== v41 ==
Design pointwise_layer_stream, start of the top module:
module pointwise_layer_stream #(
    parameter DATA_W   = 8,
    parameter ACC_W    = 64,
    parameter CIN      = 16,
    parameter COUT     = 16,
    parameter PAR_CIN       = 8,
    parameter PAR_COUT       = 4
)(
    input  wire clk,
    input  wire reset,
    input  wire [CIN*DATA_W-1:0]  s_axis_tdata,
    input  wire                   s_axis_tvalid,
    output wire                   s_axis_tready,
    output wire [COUT*DATA_W-1:0] m_axis_tdata,
    output wire                   m_axis_tvalid,
    input  wire                   m_axis_tready,
    input  wire                         pw_wr_en,
    input  wire [$clog2(COUT*CIN)-1:0]  pw_wr_addr,
    input  wire signed [DATA_W-1:0]     pw_wr_data,
    output wire o_intr
);
export LEC_CHECK = 0
export CAP_MARGIN = 0
export CORE_MARGIN = 2
export CORE_UTILIZATION = 72
export CTS_CLUSTER_DIAMETER = 339
export CTS_CLUSTER_SIZE = 100
export SLEW_MARGIN = 20
export TNS_END_PERCENT = 10
create_clock -name core_clock -period 3.17 [get_ports {clk}]
run.sh (not shown) runs the stock make flow with config.mk's settings and CLKGATE_MAP_FILE=.
v41: it failed during 4_1_cts, and the tool reported DPL-0033.
The following lists how v17 was set up differently from v41:
# v41
export LEC_CHECK = 0
export CAP_MARGIN = 0
export CORE_MARGIN = 2
export CORE_UTILIZATION = 72
export CTS_CLUSTER_DIAMETER = 339
export CTS_CLUSTER_SIZE = 100
export SLEW_MARGIN = 20
export TNS_END_PERCENT = 10
create_clock -name core_clock -period 3.17 [get_ports {clk}]
# v17
export LEC_CHECK = 0
export CAP_MARGIN = 20
export CORE_MARGIN = 2
export CORE_UTILIZATION = 43
export SLEW_MARGIN = 20
create_clock -name core_clock -period 5.26 [get_ports {clk}]
[summary]
v17 has completed all stages; timing, DRC and antenna checks passed. No final results exist for v41, since it was stopped by error DPL-0033 during 4_1_cts. From v41 to v17 the numbers moved as follows: height of the die went up about 30%, final RePlAce weighted congestion went down 0.086. v17 and v41 ended up with roughly the same chip area estimate from yosys synthesis. Die width, v17 and v41: higher on v17. The number of placement rows of v17 is higher than that of v41. v17 against v41: synthesized cell count ~0 delta, number of library cell types mapped by synthesis ~0 delta, number of placed instances, taps included +277, floorplan die area +0.23 sq mm. Reported for v17 and v41, post-synthesis cell area turned out identical to the last digit. The detailed placement HPWL in v17 was lower than what v41 gave.
Relative to v17, the following input files were edited for v14:
# v17
export LEC_CHECK = 0
export CAP_MARGIN = 20
export CORE_MARGIN = 2
export CORE_UTILIZATION = 43
export SLEW_MARGIN = 20
create_clock -name core_clock -period 5.26 [get_ports {clk}]
# v14
export LEC_CHECK = 0
export CAP_MARGIN = 20
export CORE_MARGIN = 2
export CORE_UTILIZATION = 65
export SLEW_MARGIN = 20
create_clock -name core_clock -period 8.12 [get_ports {clk}]
==> comparison <==
- The final layout from v14, which completed every stage, passed the timing, DRC and antenna checks at the end of the flow.
- Looking only at post-synthesis to final-layout area growth, and setting everything else aside, the higher value of v17 and v14 goes to v17.
- Taking v17 as the reference, in v14 total number of placement rows went down, routed wire length went down, first-pass GRT wire length went down, proportion of power drawn by the clock network went down, number of search-and-repair iterations in the first detailed-routing pass went up.
- Leakage power figure, v17 and v14: lower on v14
- v14 against v17: share of the cycle needed by the critical path after routing moved down, clock network area share went down, placed cell area decreased 2.5%, via total after detailed routing picked up an extra about 0.8%.
> inputs changed (v14 -> v39)
# v14
export LEC_CHECK = 0
export CAP_MARGIN = 20
export CORE_MARGIN = 2
export CORE_UTILIZATION = 65
export SLEW_MARGIN = 20
create_clock -name core_clock -period 8.12 [get_ports {clk}]
# v39
export LEC_CHECK = 0
export CAP_MARGIN = 20
export CORE_MARGIN = 2
export CORE_UTILIZATION = 45
export SLEW_MARGIN = 20
create_clock -name core_clock -period 5.26 [get_ports {clk}]
[summary]
v39 ended with every stage complete and zero timing, DRC or antenna violations.
Compared with v14, cell-internal power in v39 increased by more than half.
v39: clock network area share higher than v14
When v39 is measured against v14, its register-to-register slack turns out 2590 ps lower.
Diff v14 -> v39: worst-path maximum fanout -3; final design area excluding fillers +0.0069 sq mm; proportion of total power due to net switching +0.40 points.
[compare] base=v14 new=v39: time the final worst path needs with I/O delays and setup saw a decrease; via count now sits lower; horizontal die size saw an increase.
Diff v14..v39 | clock sink count | unchanged
v14 ended up with MAC_DP.mult[31][15] as its end point of the critical path; v39 ended up with MAC_DP.mult[0][15].
--- input diff v39..v53 ---
# v39
export LEC_CHECK = 0
export CAP_MARGIN = 20
export CORE_MARGIN = 2
export CORE_UTILIZATION = 45
export SLEW_MARGIN = 20
create_clock -name core_clock -period 5.26 [get_ports {clk}]
# v53
export LEC_CHECK = 0
export ABC_AREA = 0
export CAP_MARGIN = 5
export CORE_ASPECT_RATIO = 0.8
export CORE_MARGIN = 2
export CORE_UTILIZATION = 72
export CTS_CLUSTER_DIAMETER = 312
export CTS_CLUSTER_SIZE = 22
export GPL_ROUTABILITY_DRIVEN = 0
export GPL_TIMING_DRIVEN = 1
export PLACE_DENSITY = 0.65
export SETUP_SLACK_MARGIN = 1.2
export SLEW_MARGIN = 20
export TNS_END_PERCENT = 5
create_clock -name core_clock -period 4.87 [get_ports {clk}]
[summary]
Of v39 and v53, the lower count of cells resized by post-cts repair belongs to v39. v53 supports a higher top clock frequency than v39. Measured against each other, v39 and v53 differ in initial antenna violation count, the higher figure coming from v53. The met1 usage in v53 sits 20 points above the value recorded for v39. In terms of sum of routed wire length over all layers, v53 and v39 differ only marginally. v53: part of the power in the clock network 9.6 points below v39. | area of the die | v53 vs v39 | 37% lower |.
Input-level comparison between v1 and v53:
# v53
export LEC_CHECK = 0
export ABC_AREA = 0
export CAP_MARGIN = 5
export CORE_ASPECT_RATIO = 0.8
export CORE_MARGIN = 2
export CORE_UTILIZATION = 72
export CTS_CLUSTER_DIAMETER = 312
export CTS_CLUSTER_SIZE = 22
export GPL_ROUTABILITY_DRIVEN = 0
export GPL_TIMING_DRIVEN = 1
export PLACE_DENSITY = 0.65
export SETUP_SLACK_MARGIN = 1.2
export SLEW_MARGIN = 20
export TNS_END_PERCENT = 5
create_clock -name core_clock -period 4.87 [get_ports {clk}]
# v1
export LEC_CHECK = 0
export CAP_MARGIN = 20
export CORE_ASPECT_RATIO = 0.8
export CORE_MARGIN = 4
export CORE_UTILIZATION = 72
export CTS_CLUSTER_DIAMETER = 96
export CTS_CLUSTER_SIZE = 19
export GPL_ROUTABILITY_DRIVEN = 0
export GPL_TIMING_DRIVEN = 1
export SETUP_SLACK_MARGIN = -0.07
export SLEW_MARGIN = 20
export TNS_END_PERCENT = 75
create_clock -name core_clock -period 4.1 [get_ports {clk}]
Results
- v53 ended up with MAC_DP.feature_vec_r[36] as its launch point of the critical path; v1 ended up with MAC_DP.feature_vec_r[26].
- v1 — clock latency of the later-clocked register in the worst-skew pair 40 ps lower, v53 as reference
- Initial core utilization delta (v53 -> v1): insignificant
- Looking at post-cts gate resize count across v53 and v1, the one that comes out lower is v53.
- The number of nets in the layout of v1 exceeds that of v53 by about 5.3%.
- Per the comparison of v1 with v53, sequential share of layout area went down 2.1 points; met1 usage in global routing went up 0.42 points; minimum setup slack in the final design went down 770 ps; ratio of final minimum period to clock period went up 18 points.
- In v1 the implementation completed, yet the final layout does not meet the checks, the culprit being setup timing.
- Run comparison: v53 critical path endpoint MAC_DP.mult[20][15]; v1 critical path endpoint MAC_DP.mult[11][14]
Power and IR drop assume default switching activity.
